Setup of run 1:
==> flow/design.v <==
module reg_mux(in,out,clk,ce,rst);
parameter WIDTH=18;
parameter PIPELINE=0; 
parameter RESET_TYPE="SYNC";  
input[WIDTH-1:0] in;
input clk,ce,rst;
output reg[WIDTH-1:0] out;
generate
	if(PIPELINE && RESET_TYPE=="SYNC") begin
		always @(posedge clk) begin
			if(rst) begin
				out<=0;
			end
			else if(ce) begin
				out<=in;
			end
		end
	end
endgenerate
generate
	if(PIPELINE && RESET_TYPE=="ASYNC") begin
		always @(posedge clk or posedge rst) begin
			if (rst) begin
				out<=0;
			end
			else if (ce) begin
				out<=in;
			end
		end
	end
endgenerate
generate
	if(PIPELINE==0) begin
		always @(*) begin
			out=in;
		end
	end
endgenerate
endmodule
module DSP(A,B,C,D,CARRYIN,M,P,CARRYOUT,CARRYOUTF,CLK,OPMODE,
CEA,CEB,CEC,CED,CECARRYIN,CEM,CEP,CEOPMODE,
RSTA,RSTB,RSTC,RSTD,RSTCARRYIN,RSTM,RSTP,RSTOPMODE,
BCOUT,PCIN,PCOUT);
input[17:0] A, B, D;
input[47:0] C,PCIN;
input[7:0] OPMODE;
input CARRYIN,CLK,CEA,CEB,CEC,CECARRYIN,CED,CEM,CEP,CEOPMODE;
input RSTA,RSTB,RSTC,RSTD,RSTCARRYIN,RSTM,RSTP,RSTOPMODE;
output wire[35:0] M;
output wire[47:0] P,PCOUT;
output wire[17:0] BCOUT;
output CARRYOUT,CARRYOUTF;
parameter A0REG=0;	 
parameter A1REG=1; 
parameter B0REG=0;
parameter B1REG=1;
parameter CREG=1;
parameter DREG=1;
parameter MREG=1;
parameter PREG=1;
parameter CARRYINREG=1;
parameter CARRYOUTREG=1;
parameter OPMODEREG=1;
parameter CARRYINSEL="OPMODE5";  
parameter B_INPUT="DIRECT";  
parameter RSTTYPE="SYNC";   
wire[7:0] OPMODE_REG;
wire[17:0] D_REG;
reg[17:0] B0_IN;
wire[17:0] B0_REG;
reg[17:0] PRE_RESULT;
wire[17:0] B1_IN;
wire[17:0] B1_REG;
wire[17:0] A0_REG;
wire[17:0] A1_REG;
wire[35:0] Product_Result;
wire[35:0] M_REG;
reg[47:0] X_OUT;
reg[47:0] Z_OUT;
wire[48:0] Post_Result;
wire[47:0] C_REG;
reg Carry_IN;  
wire CIN; 
wire Carry_Out_In;
reg_mux #(.WIDTH(18), .PIPELINE(DREG), .RESET_TYPE(RSTTYPE)) DREG_INST(.in(D), .out(D_REG), .clk(CLK), .ce(CED), .rst(RSTD));
reg_mux #(.WIDTH(18), .PIPELINE(B0REG), .RESET_TYPE(RSTTYPE)) B0REG_INST(.in(B0_IN), .out(B0_REG), .clk(CLK), .ce(CEB), .rst(RSTB));
reg_mux #(.WIDTH(18), .PIPELINE(B1REG), .RESET_TYPE(RSTTYPE)) B1REG_INST(.in(B1_IN), .out(B1_REG), .clk(CLK), .ce(CEB), .rst(RSTB));
reg_mux #(.WIDTH(18), .PIPELINE(A0REG), .RESET_TYPE(RSTTYPE)) A0REG_INST(.in(A), .out(A0_REG), .clk(CLK), .ce(CEA), .rst(RSTA));
reg_mux #(.WIDTH(18), .PIPELINE(A1REG), .RESET_TYPE(RSTTYPE)) A1REG_INST(.in(A0_REG), .out(A1_REG), .clk(CLK), .ce(CEA), .rst(RSTA));
reg_mux #(.WIDTH(48), .PIPELINE(CREG), .RESET_TYPE(RSTTYPE)) CREG_INST(.in(C), .out(C_REG), .clk(CLK), .ce(CEC), .rst(RSTC));
reg_mux #(.WIDTH(36), .PIPELINE(MREG), .RESET_TYPE(RSTTYPE)) MREG_INST(.in(Product_Result), .out(M_REG), .clk(CLK), .ce(CEM), .rst(RSTM));
reg_mux #(.WIDTH(1), .PIPELINE(CARRYINREG), .RESET_TYPE(RSTTYPE)) CYIREG_INST(.in(Carry_IN), .out(CIN), .clk(CLK), .ce(CECARRYIN), .rst(RSTCARRYIN));
reg_mux #(.WIDTH(8), .PIPELINE(OPMODEREG), .RESET_TYPE(RSTTYPE)) OPMODEREG_INST(.in(OPMODE), .out(OPMODE_REG), .clk(CLK), .ce(CEOPMODE), .rst(RSTOPMODE));
reg_mux #(.WIDTH(1), .PIPELINE(CARRYOUTREG), .RESET_TYPE(RSTTYPE)) CYOREG_INST(.in(Carry_Out_In), .out(CARRYOUT), .clk(CLK), .ce(CECARRYIN), .rst(RSTCARRYIN));
reg_mux #(.WIDTH(48), .PIPELINE(PREG), .RESET_TYPE(RSTTYPE)) PREG_INST(.in(Post_Result), .out(P), .clk(CLK), .ce(CEP), .rst(RSTP));
always @(*) begin
	case(B_INPUT)
		"DIRECT": B0_IN=B;
		"CASCADE": B0_IN=BCOUT;
		default: B0_IN=0;
	endcase
end
always @(*) begin
	if(OPMODE_REG[6])
		PRE_RESULT= D_REG - B0_REG;	
	else
		PRE_RESULT= D_REG + B0_REG;
end
assign B1_IN=(OPMODE_REG[4])? PRE_RESULT: B0_REG;
assign Product_Result=B1_REG * A1_REG;
assign M=M_REG;
always @(*) begin
	case(CARRYINSEL)
		"CARRYIN": Carry_IN=CARRYIN;
		"OPMODE5": Carry_IN=OPMODE_REG[5];
		default: Carry_IN=0;
	endcase
end
always @(*) begin
	case({ OPMODE_REG[3], OPMODE_REG[2]})
		0: Z_OUT=0;
		1: Z_OUT=PCIN;
		2: Z_OUT=P;
		3: Z_OUT=C_REG;
	endcase
end
always @(*) begin
	case( {OPMODE_REG[1], OPMODE_REG[0]})
		0: X_OUT=0;
		1: X_OUT={ {13{M_REG[35]}} , M_REG[34:0] };  
 		2: X_OUT=P;
		3: X_OUT={D_REG[11:0], A1_REG, B1_REG};    
	endcase
end
assign Post_Result= ( OPMODE_REG[7] )? (Z_OUT-(X_OUT+CIN)) : (Z_OUT+X_OUT+CIN) ;
assign Carry_Out_In=Post_Result[48];
assign BCOUT= B1_REG;
assign CARRYOUTF= CARRYOUT;
assign PCOUT=P;
endmodule
export LEC_CHECK = 0
export ABC_AREA = 1
export CAP_MARGIN = 20
export CORE_ASPECT_RATIO = 0.5
export CORE_MARGIN = 2
export CORE_UTILIZATION = 59
export CTS_CLUSTER_DIAMETER = 381
export CTS_CLUSTER_SIZE = 95
export MAX_ROUTING_LAYER = met4
export SETUP_SLACK_MARGIN = -0.74
export SLEW_MARGIN = 20
create_clock -name core_clock -period 8.0 [get_ports {CLK}]
run.sh (not shown) runs the stock make flow with config.mk's settings and CLKGATE_MAP_FILE=.
### run 1 -> run 2
Settings: CORE_ASPECT_RATIO removed (was 0.5); SETUP_SLACK_MARGIN removed (was -0.74); PLACE_DENSITY newly set to 0.6; ABC_AREA removed (was 1); CORE_UTILIZATION changed from 59 to 40; CTS_CLUSTER_SIZE removed (was 95); MAX_ROUTING_LAYER removed (was met4); CTS_CLUSTER_DIAMETER removed (was 381).
==> results <==
Run 2: power about 7.5% below run 1
Minimum clock period ends up lower on run 1.
Between run 1 and run 2, the flow reports static leakage decreasing by more than 10%.
met2 usage in global routing for run 2: 29 points down relative to run 1
The area after synthesis in run 1 is 1.12 times that in run 2.
Switching share of power: run 2 lower than run 1
The delay of the slowest critical-path stage of run 2 falls short of that of run 1 by 280 ps.
#### Input delta (run 3 over run 2)
Settings: SETUP_SLACK_MARGIN: unset -> -0.69; CORE_MARGIN: 2 -> 9; TNS_END_PERCENT: unset -> 60; PLACE_DENSITY: 0.6 -> 0.47; CTS_CLUSTER_SIZE: unset -> 74.
Results
Run 3 gives less setup slack than run 2 did.
The highest fanout seen on the critical path in run 3 sits 5 below the value recorded for run 2.
Between run 3 and run 2, the flip-flop and latch share of the layout cell area does not differ in any meaningful way.
Comparing run 3 and run 2, the lower via total after detailed routing was measured on run 2.
Compared run 3 against run 2; multi-input combinational area share within noise.
Power figures rest on the tool's default switching activity, not on a simulated workload.
